## build 36
==> flow/design.v (excerpt) <==
module axi_gpio #(
    parameter int N_GPIOS = 32,
    parameter int AXI_ADDR_WIDTH = 12,
    parameter int AXI_DATA_WIDTH = 32
)(
   input aclk,
   input aresetn, 
   input  logic [N_GPIOS-1:0] gpio_in_raw ,
   output logic [N_GPIOS-1:0] gpio_out,
   output logic irq,  
   output logic arready,
   input logic [AXI_ADDR_WIDTH-1:0] araddr,
   input logic arvalid,
   output logic [AXI_DATA_WIDTH-1:0] rdata,
   output logic [1:0] rresp,
   output logic rvalid,
   input logic rready,
   input logic wvalid,
   output logic wready,
   input logic [AXI_DATA_WIDTH-1:0] wdata,
   input logic [AXI_DATA_WIDTH/8-1:0] wstrb,
   input logic bready,
   output logic bvalid,
   output logic [1:0] bresp,
   output logic awready,
   input logic [AXI_ADDR_WIDTH-1:0] awaddr,
   input logic awvalid
);
Settings: LEC_CHECK=0, CAP_MARGIN=40, CELL_PAD_IN_SITES_DETAIL_PLACEMENT=1, CORE_MARGIN=8, CORE_UTILIZATION=40, GPL_TIMING_DRIVEN=0, MIN_ROUTING_LAYER=met2, SLEW_MARGIN=0, TNS_END_PERCENT=85; clock period 5.0 ns.
run.sh (not shown) runs the stock make flow with config.mk's settings and CLKGATE_MAP_FILE=.
Build 36 finished every stage and its layout cleared the timing, design-rule and antenna checks.
diff inputs: build 36 => build 16
- swapping 40 for 20 in CAP_MARGIN
- swapping 0 for 20 in SLEW_MARGIN
- clearing CELL_PAD_IN_SITES_DETAIL_PLACEMENT, which used to be 1
- swapping 8 for 2 in CORE_MARGIN
- putting SETUP_SLACK_MARGIN at 1.0 where nothing was set
- clearing TNS_END_PERCENT, which used to be 85
- clearing GPL_TIMING_DRIVEN, which used to be 0
- clearing MIN_ROUTING_LAYER, which used to be met2
- swapping 40 for 57 in CORE_UTILIZATION
- swapping 5.0 for 3.75 in the clock period (ns, I/O delays scaled along)
Results
On logic depth of the worst register-to-register path, the lower figure sits with build 16, not build 36.
Looking at setup fix buffers added after clock tree synthesis, build 16 sits above build 36.
Build 16 reports its slowest cell on the critical path as sky130_fd_sc_hd__or4_4 while build 36 reports sky130_fd_sc_hd__a22oi_1.
In the tables for build 16 and build 36, relative area change from synthesis to final layout reads higher with build 36.
Global-route usage: build 16 and build 36 compared, lower one is build 16
The setup slack of build 16 is larger than that of build 36.
> inputs changed (build 16 -> build 75)
- changing CAP_MARGIN from 20 to 15
- setting TNS_END_PERCENT to 5 for the first time
- changing CORE_UTILIZATION from 57 to 68
- setting CTS_CLUSTER_SIZE to 21 for the first time
- changing SETUP_SLACK_MARGIN from 1.0 to 0.55
- changing the clock period (ns, I/O delays scaled along) from 3.75 to 2.12
### Flow results
- The final report for build 75 shows a completed flow and a layout that fails verification, specifically negative setup slack.
- When build 75 is measured against build 16, its post-placement worst setup slack turns out 1.04 ns lower.
- Relative to build 16, total power after layout increased by 83% in build 75.
- Against build 16, count of clock-buffer cells in the layout in build 75 fell by a few percent.
- Against build 16 as the reference, build 75 delivers a higher design area.
- Comparing build 16 and build 75, the lower met2 global-route usage was measured on build 16.
--- input diff build 75..build 78 ---
- TNS_END_PERCENT removed (was 5)
- PLACE_DENSITY newly set to 0.95
- SETUP_SLACK_MARGIN removed (was 0.55)
- CORE_UTILIZATION changed from 68 to 71
- CTS_CLUSTER_SIZE changed from 21 to 33
- CAP_MARGIN changed from 15 to 20
- the clock period (ns, I/O delays scaled along) changed from 2.12 to 1.95
==> results <==
Build 78 never completed; the flow aborted with a tool error in 5_1_grt.
The floorplan core density in build 78 sits 3.1 points above the value recorded for build 75.
Compared with build 75, in build 78 proportion of register bits with asynchronous set or reset after synthesis ~0 delta; die outline width -about 2%.
The higher placement-stage worst setup slack of build 75 and build 78 is in build 75.
Diff build 75 -> build 78 | global placer's final weighted congestion | increase of 8.0%
Build 78 against build 75; total cell area at the placement stage is up slightly.

* * *

Starting RTL as in the previous note.
Settings: LEC_CHECK=0, ABC_AREA=0, CAP_MARGIN=10, CELL_PAD_IN_SITES_DETAIL_PLACEMENT=2, CORE_MARGIN=3, CORE_UTILIZATION=48, CTS_CLUSTER_DIAMETER=183, CTS_CLUSTER_SIZE=54, GPL_ROUTABILITY_DRIVEN=0, GPL_TIMING_DRIVEN=1, HOLD_SLACK_MARGIN=0.15, MIN_ROUTING_LAYER=met2, PLACE_DENSITY=0.91, SETUP_SLACK_MARGIN=0.19, SLEW_MARGIN=5, TNS_END_PERCENT=55; clock period 2.56 ns.
The starting point died in clock tree synthesis, error DPL-0033.
==> next run, changes <==
Settings changed: ABC_AREA 0 to default, CAP_MARGIN 10 to 20, CELL_PAD_IN_SITES_DETAIL_PLACEMENT 2 to default, CORE_MARGIN 3 to 2, CORE_UTILIZATION 48 to 70, CTS_CLUSTER_DIAMETER 183 to default, CTS_CLUSTER_SIZE 54 to 15, GPL_ROUTABILITY_DRIVEN 0 to default, GPL_TIMING_DRIVEN 1 to default, HOLD_SLACK_MARGIN 0.15 to default, MIN_ROUTING_LAYER met2 to default, PLACE_DENSITY 0.91 to default, SETUP_SLACK_MARGIN 0.19 to default, SLEW_MARGIN 5 to 20, TNS_END_PERCENT 55 to default.
Clock period 2.56 ns to 2.57 ns, I/O delays scaled along.
The changed run finished with setup timing left.
Die size goes down by 32%.
Synthesized area stays the same.
Synthesized cell count is unchanged.

* * *

== job 1420 ==
Starting RTL as in the previous note.
export LEC_CHECK = 0
export CAP_MARGIN = 25
export CELL_PAD_IN_SITES_DETAIL_PLACEMENT = 1
export CORE_MARGIN = 2
export CORE_UTILIZATION = 49
export CTS_CLUSTER_DIAMETER = 377
export GPL_ROUTABILITY_DRIVEN = 1
export GPL_TIMING_DRIVEN = 0
export MIN_ROUTING_LAYER = met2
export SETUP_SLACK_MARGIN = 0.45
export SLEW_MARGIN = 20
export TNS_END_PERCENT = 20
create_clock -name core_clock -period 2.7 [get_ports {aclk}]
The layout from job 1420, despite a flow that completed every stage, fails the layout checks, with the failing checks listed as setup timing.
diff inputs: job 1420 => job 3516
==> flow/config.mk <==
export PLATFORM = sky130hd
export DESIGN_NAME = axi_gpio
export DESIGN_NICKNAME = axi_gpio
export VERILOG_FILES = /design/flow/design.v
export SDC_FILE = /design/flow/constraint.sdc
export NUM_CORES = 4
export LEC_CHECK = 0
export CAP_MARGIN = 20
export CORE_MARGIN = 2
export CORE_UTILIZATION = 71
export CTS_CLUSTER_SIZE = 15
export SETUP_SLACK_MARGIN = -0.18
export SLEW_MARGIN = 20
==> flow/constraint.sdc <==
create_clock -name core_clock -period 2.21 [get_ports {aclk}]
set_input_delay 0.4420 -clock core_clock [delete_from_list [all_inputs] [get_ports {aclk}]]
set_output_delay 0.4420 -clock core_clock [all_outputs]
set_load 0.01 [all_outputs]
Findings:
- Job 3516 -> stages 100% | layout checks FAIL | setup timing
- Diff job 1420 and job 3516: setup TNS higher in job 1420
- Looking at sequential share of layout area across job 1420 and job 3516, the one that comes out higher is job 3516.
- What job 1420 reported for first-iteration DRC count has to be multiplied by 0.34 to get the figure for job 3516.
- Worst setup path startpoint = irq_status_q[18]$_DFF_PN0_: job 1420; worst setup path startpoint = irq_status_q[9]$_DFF_PN0_: job 3516
- Per the comparison of job 3516 with job 1420, yosys stat chip area closely matched the old numbers; area enclosed by the die boundary decreased by 31% relative to the old numbers; static leakage power decreased by about 1.2% relative to the old numbers; detailed-route via count decreased by 10980 relative to the old numbers.
Inputs modified between job 3516 and job 9747:
diff --git a/flow/config.mk b/flow/config.mk
--- a/flow/config.mk
+++ b/flow/config.mk
@@ -10,3 +10 @@
-export CORE_UTILIZATION = 71
-export CTS_CLUSTER_SIZE = 15
-export SETUP_SLACK_MARGIN = -0.18
+export CORE_UTILIZATION = 40
==> flow/constraint.sdc <==
create_clock -name core_clock -period 3.82 [get_ports {aclk}]
set_input_delay 0.7640 -clock core_clock [delete_from_list [all_inputs] [get_ports {aclk}]]
set_output_delay 0.7640 -clock core_clock [all_outputs]
set_load 0.01 [all_outputs]
[summary]
Job 9747: no failed stages, no open violations at the end. Job 9747 against job 3516: cell count rose by 315; post-cts repair resize count fell by 22; non-clock buffer count fell by 50%; aggregate routed wire length fell by about 12%. Clock-cell share of area in job 9747 is 0.93 points higher than in job 3516.
What job 1551 does differently from job 9747 at the input level:
diff --git a/flow/config.mk b/flow/config.mk
--- a/flow/config.mk
+++ b/flow/config.mk
@@ -7,0 +8 @@
+export ABC_AREA = 1
@@ -10 +11,2 @@
-export CORE_UTILIZATION = 40
+export CORE_UTILIZATION = 72
+export PLACE_DENSITY_LB_ADDON = 0.13
==> flow/constraint.sdc <==
create_clock -name core_clock -period 2.56 [get_ports {aclk}]
set_input_delay 0.5120 -clock core_clock [delete_from_list [all_inputs] [get_ports {aclk}]]
set_output_delay 0.5120 -clock core_clock [all_outputs]
set_load 0.01 [all_outputs]
[summary]
In job 1551 the implementation completed, yet the final layout does not meet the checks, the culprit being setup timing.
Wire length | job 1551 above job 9747
Beginning of the critical path = irq_status_q[22]$_DFF_PN0_: job 1551; beginning of the critical path = irq_status_q[9]$_DFF_PN0_: job 9747
Compared with job 9747, job 1551 shows via count higher by 30%.
The final cell count without fillers reported for job 1551 is greater than that of job 9747 by 687.
Path category of the worst min-delay check = in2reg: job 1551; path category of the worst min-delay check = in2async: job 9747
On leakage component of the power, job 9747 beats job 1551.
Compared to job 9747, job 1551 shows a narrower setup margin.
Job 1551 vs job 9747 on design area: job 1551 is the higher one.
Clock power share in job 1551 is 5.4 points lower than in job 9747
For job 6630, these inputs were changed with respect to job 1551:
diff --git a/flow/config.mk b/flow/config.mk
--- a/flow/config.mk
+++ b/flow/config.mk
@@ -8 +7,0 @@
-export ABC_AREA = 1
@@ -11,2 +10 @@
-export CORE_UTILIZATION = 72
-export PLACE_DENSITY_LB_ADDON = 0.13
+export CORE_UTILIZATION = 43
==> flow/constraint.sdc <==
create_clock -name core_clock -period 3.82 [get_ports {aclk}]
set_input_delay 0.7640 -clock core_clock [delete_from_list [all_inputs] [get_ports {aclk}]]
set_output_delay 0.7640 -clock core_clock [all_outputs]
set_load 0.01 [all_outputs]
Notes after the runs:
Job 6630: flow completed, timing, DRC and antenna clean. Side by side, die boundary width turned out higher in job 6630 than in job 1551. Comparing job 6630 and job 1551, the lower sequential portion of the cell area was measured on job 1551. From job 1551 to job 6630 the numbers moved as follows: detail-routed net length per standard cell moved up, register share after synthesis moved up, total cell area reported by yosys after synthesis moved down. Compared with job 1551, overall power consumption in job 6630 decreased by more than a quarter.
diff inputs: job 6630 => job 8814
diff --git a/flow/config.mk b/flow/config.mk
--- a/flow/config.mk
+++ b/flow/config.mk
@@ -8 +8 @@
-export CAP_MARGIN = 20
+export CAP_MARGIN = 15
@@ -10 +10,3 @@
-export CORE_UTILIZATION = 43
+export CORE_UTILIZATION = 68
+export CTS_CLUSTER_SIZE = 21
+export SETUP_SLACK_MARGIN = -0.2
==> flow/constraint.sdc <==
create_clock -name core_clock -period 2.12 [get_ports {aclk}]
set_input_delay 0.4240 -clock core_clock [delete_from_list [all_inputs] [get_ports {aclk}]]
set_output_delay 0.4240 -clock core_clock [all_outputs]
set_load 0.01 [all_outputs]
--- outcome ---
Finished, but not clean: job 8814, with setup timing. Job 6630 -> job 8814: wire length on met3 increased by more than half. What job 8814 reported for power density over the cells has to be multiplied by 0.60 to get the figure for job 6630. On smallest hold slack, the lower figure sits with job 6630, not job 8814. Against job 6630, job 8814 comes in 9.6% higher on finished layout cell area. Against job 6630, job 8814 comes in about 70% higher on first-iteration DRC count.
Power figures rest on the tool's default switching activity, not on a simulated workload.
